## top_level
module top_level
#(parameter WIDTH = 8)
(
	input clk, rst, init, finish, ack,
	input [WIDTH-1:0]
		ori_0,
		ori_1,
		ori_2,
		ori_3,
		ori_4,
		ori_5,
		ori_6,
		ori_7,
		ori_8,
		ori_9,
		ori_10,
		ori_11,
		ori_12,
		ori_13,
		ori_14,
		ori_15,
		ori_16,
		ori_17,
		ori_18,
		ori_19,
		ori_20,
		ori_21,
		ori_22,
		ori_23,
		ori_24,
		ori_25,
		ori_26,
		ori_27,
		ori_28,
		ori_29,
		ori_30,
		ori_31,
		can_0,
		can_1,
		can_2,
		can_3,
		can_4,
		can_5,
		can_6,
		can_7,
		can_8,
		can_9,
		can_10,
		can_11,
		can_12,
		can_13,
		can_14,
		can_15,
		can_16,
		can_17,
		can_18,
		can_19,
		can_20,
		can_21,
		can_22,
		can_23,
		can_24,
		can_25,
		can_26,
		can_27,
		can_28,
		can_29,
		can_30,
		can_31,
	output done,
	output [WIDTH+4:0] out_sad
	);
Settings: LEC_CHECK=0, CAP_MARGIN=20, CELL_PAD_IN_SITES_GLOBAL_PLACEMENT=1, CORE_ASPECT_RATIO=1.25, CORE_MARGIN=6, CORE_UTILIZATION=40, SETUP_SLACK_MARGIN=0.12, SLEW_MARGIN=20, TNS_END_PERCENT=65; clock period 5.8 ns.
run.sh (not shown) runs the stock make flow with config.mk's settings and CLKGATE_MAP_FILE=.
Edit:
- ABC_AREA: unset -> 1
- CELL_PAD_IN_SITES_GLOBAL_PLACEMENT: 1 -> unset
- CORE_ASPECT_RATIO: 1.25 -> unset
- CORE_MARGIN: 6 -> 2
- CORE_UTILIZATION: 40 -> 72
- CTS_CLUSTER_DIAMETER: unset -> 373
- CTS_CLUSTER_SIZE: unset -> 93
- SETUP_SLACK_MARGIN: 0.12 -> unset
- TNS_END_PERCENT: 65 -> unset
- clock period: 5.8 -> 2.69 ns (I/O delays scaled with it)
The changed run failed in 4_1_cts; die area drops by well over a third; area after synthesis climbs by a little under a tenth; synthesized cell count climbs by a quarter to a third.
Edit:
- CORE_ASPECT_RATIO: unset -> 0.5
- PLACE_DENSITY: unset -> 0.36
- TNS_END_PERCENT: unset -> 5
Effect: With this change the flow never finished: it broke off in 5_1_grt, error GRT-0232; synthesized area does not change; synthesized cell count stays the same; die area barely changes.

* * *

top_level again, from the RTL that the note above started with.
==> flow/config.mk <==
export PLATFORM = sky130hd
export DESIGN_NAME = top_level
export DESIGN_NICKNAME = top_level
export VERILOG_FILES = /design/flow/design.v
export SDC_FILE = /design/flow/constraint.sdc
export NUM_CORES = 4
export LEC_CHECK = 0
export ABC_AREA = 1
export CAP_MARGIN = 20
export CORE_ASPECT_RATIO = 0.5
export CORE_MARGIN = 2
export CORE_UTILIZATION = 72
export CTS_CLUSTER_DIAMETER = 373
export CTS_CLUSTER_SIZE = 93
export SLEW_MARGIN = 20
export TNS_END_PERCENT = 5
==> flow/constraint.sdc <==
create_clock -name core_clock -period 2.69 [get_ports {clk}]
set_input_delay 0.5380 -clock core_clock [delete_from_list [all_inputs] [get_ports {clk}]]
set_output_delay 0.5380 -clock core_clock [all_outputs]
set_load 0.01 [all_outputs]
The baseline never finished: it broke off in 5_1_grt (GRT-0232).
Change:
--- a/flow/config.mk
+++ b/flow/config.mk
@@ -7,5 +7,3 @@
 export LEC_CHECK = 0
-export ABC_AREA = 1
 export CAP_MARGIN = 20
-export CORE_ASPECT_RATIO = 0.5
 export CORE_MARGIN = 2
@@ -15,2 +13 @@
 export SLEW_MARGIN = 20
-export TNS_END_PERCENT = 5
==> flow/constraint.sdc (replaced) <==
create_clock -name core_clock -period 3.43 [get_ports {clk}]
set_input_delay 0.6860 -clock core_clock [delete_from_list [all_inputs] [get_ports {clk}]]
set_output_delay 0.6860 -clock core_clock [all_outputs]
set_load 0.01 [all_outputs]
The new run failed in 3_5_place_dp.
Die area came out lower by 7.5%.
Area after synthesis came out lower by 7.4%.
Synthesized cell count came out lower by about 25%.
Change:
--- a/flow/config.mk
+++ b/flow/config.mk
@@ -9,5 +9,3 @@
 export CORE_MARGIN = 2
-export CORE_UTILIZATION = 72
-export CTS_CLUSTER_DIAMETER = 373
-export CTS_CLUSTER_SIZE = 93
+export CORE_UTILIZATION = 62
 export SLEW_MARGIN = 20
==> flow/constraint.sdc (replaced) <==
create_clock -name core_clock -period 3.02 [get_ports {clk}]
set_input_delay 0.6040 -clock core_clock [delete_from_list [all_inputs] [get_ports {clk}]]
set_output_delay 0.6040 -clock core_clock [all_outputs]
set_load 0.01 [all_outputs]
Effect:
- The new run failed in 5_1_grt, error GRT-0232
- synthesized area stays the same
- die area came out higher by 16%
- synthesized cell count is unchanged
Change:
--- a/flow/config.mk
+++ b/flow/config.mk
@@ -9,3 +9,5 @@
 export CORE_MARGIN = 2
-export CORE_UTILIZATION = 62
+export CORE_UTILIZATION = 71
+export CTS_CLUSTER_DIAMETER = 90
+export SETUP_SLACK_MARGIN = 0.74
 export SLEW_MARGIN = 20
This time the run did not get past 3_5_place_dp.
Synthesized cell count is unchanged.
Area after synthesis stays the same.
Die size shrinks by 13%.
Change:
--- a/flow/config.mk
+++ b/flow/config.mk
@@ -9,5 +9,4 @@
 export CORE_MARGIN = 2
-export CORE_UTILIZATION = 71
-export CTS_CLUSTER_DIAMETER = 90
-export SETUP_SLACK_MARGIN = 0.74
+export CORE_UTILIZATION = 72
+export PLACE_DENSITY = 0.66
 export SLEW_MARGIN = 20
==> flow/constraint.sdc (replaced) <==
create_clock -name core_clock -period 5.2 [get_ports {clk}]
set_input_delay 1.0400 -clock core_clock [delete_from_list [all_inputs] [get_ports {clk}]]
set_output_delay 1.0400 -clock core_clock [all_outputs]
set_load 0.01 [all_outputs]
Result:
- The changed run reached the layout checks and failed them: negative setup slack
- synthesized area stays the same
- die size fell by 1.4%
- synthesized cell count does not change
Change:
--- a/flow/config.mk
+++ b/flow/config.mk
@@ -7,6 +7,7 @@
 export LEC_CHECK = 0
+export ABC_AREA = 1
 export CAP_MARGIN = 20
 export CORE_MARGIN = 2
-export CORE_UTILIZATION = 72
-export PLACE_DENSITY = 0.66
+export CORE_UTILIZATION = 59
+export PLACE_DENSITY = 0.36
 export SLEW_MARGIN = 20
==> flow/constraint.sdc (replaced) <==
create_clock -name core_clock -period 3.25 [get_ports {clk}]
set_input_delay 0.6500 -clock core_clock [delete_from_list [all_inputs] [get_ports {clk}]]
set_output_delay 0.6500 -clock core_clock [all_outputs]
set_load 0.01 [all_outputs]
Outcome: The changed run finished with negative setup slack left; routed wire length went up by 15%; die area increases by 31%; via count rises by about 20%; global-route usage fell by 3.7 points; setup slack degrades by 1.1 ns; design area came out higher by 25%; hold slack degrades by 0.28 ns; core utilization drops by 4.0 points; non-clock buffer count rises by 984.
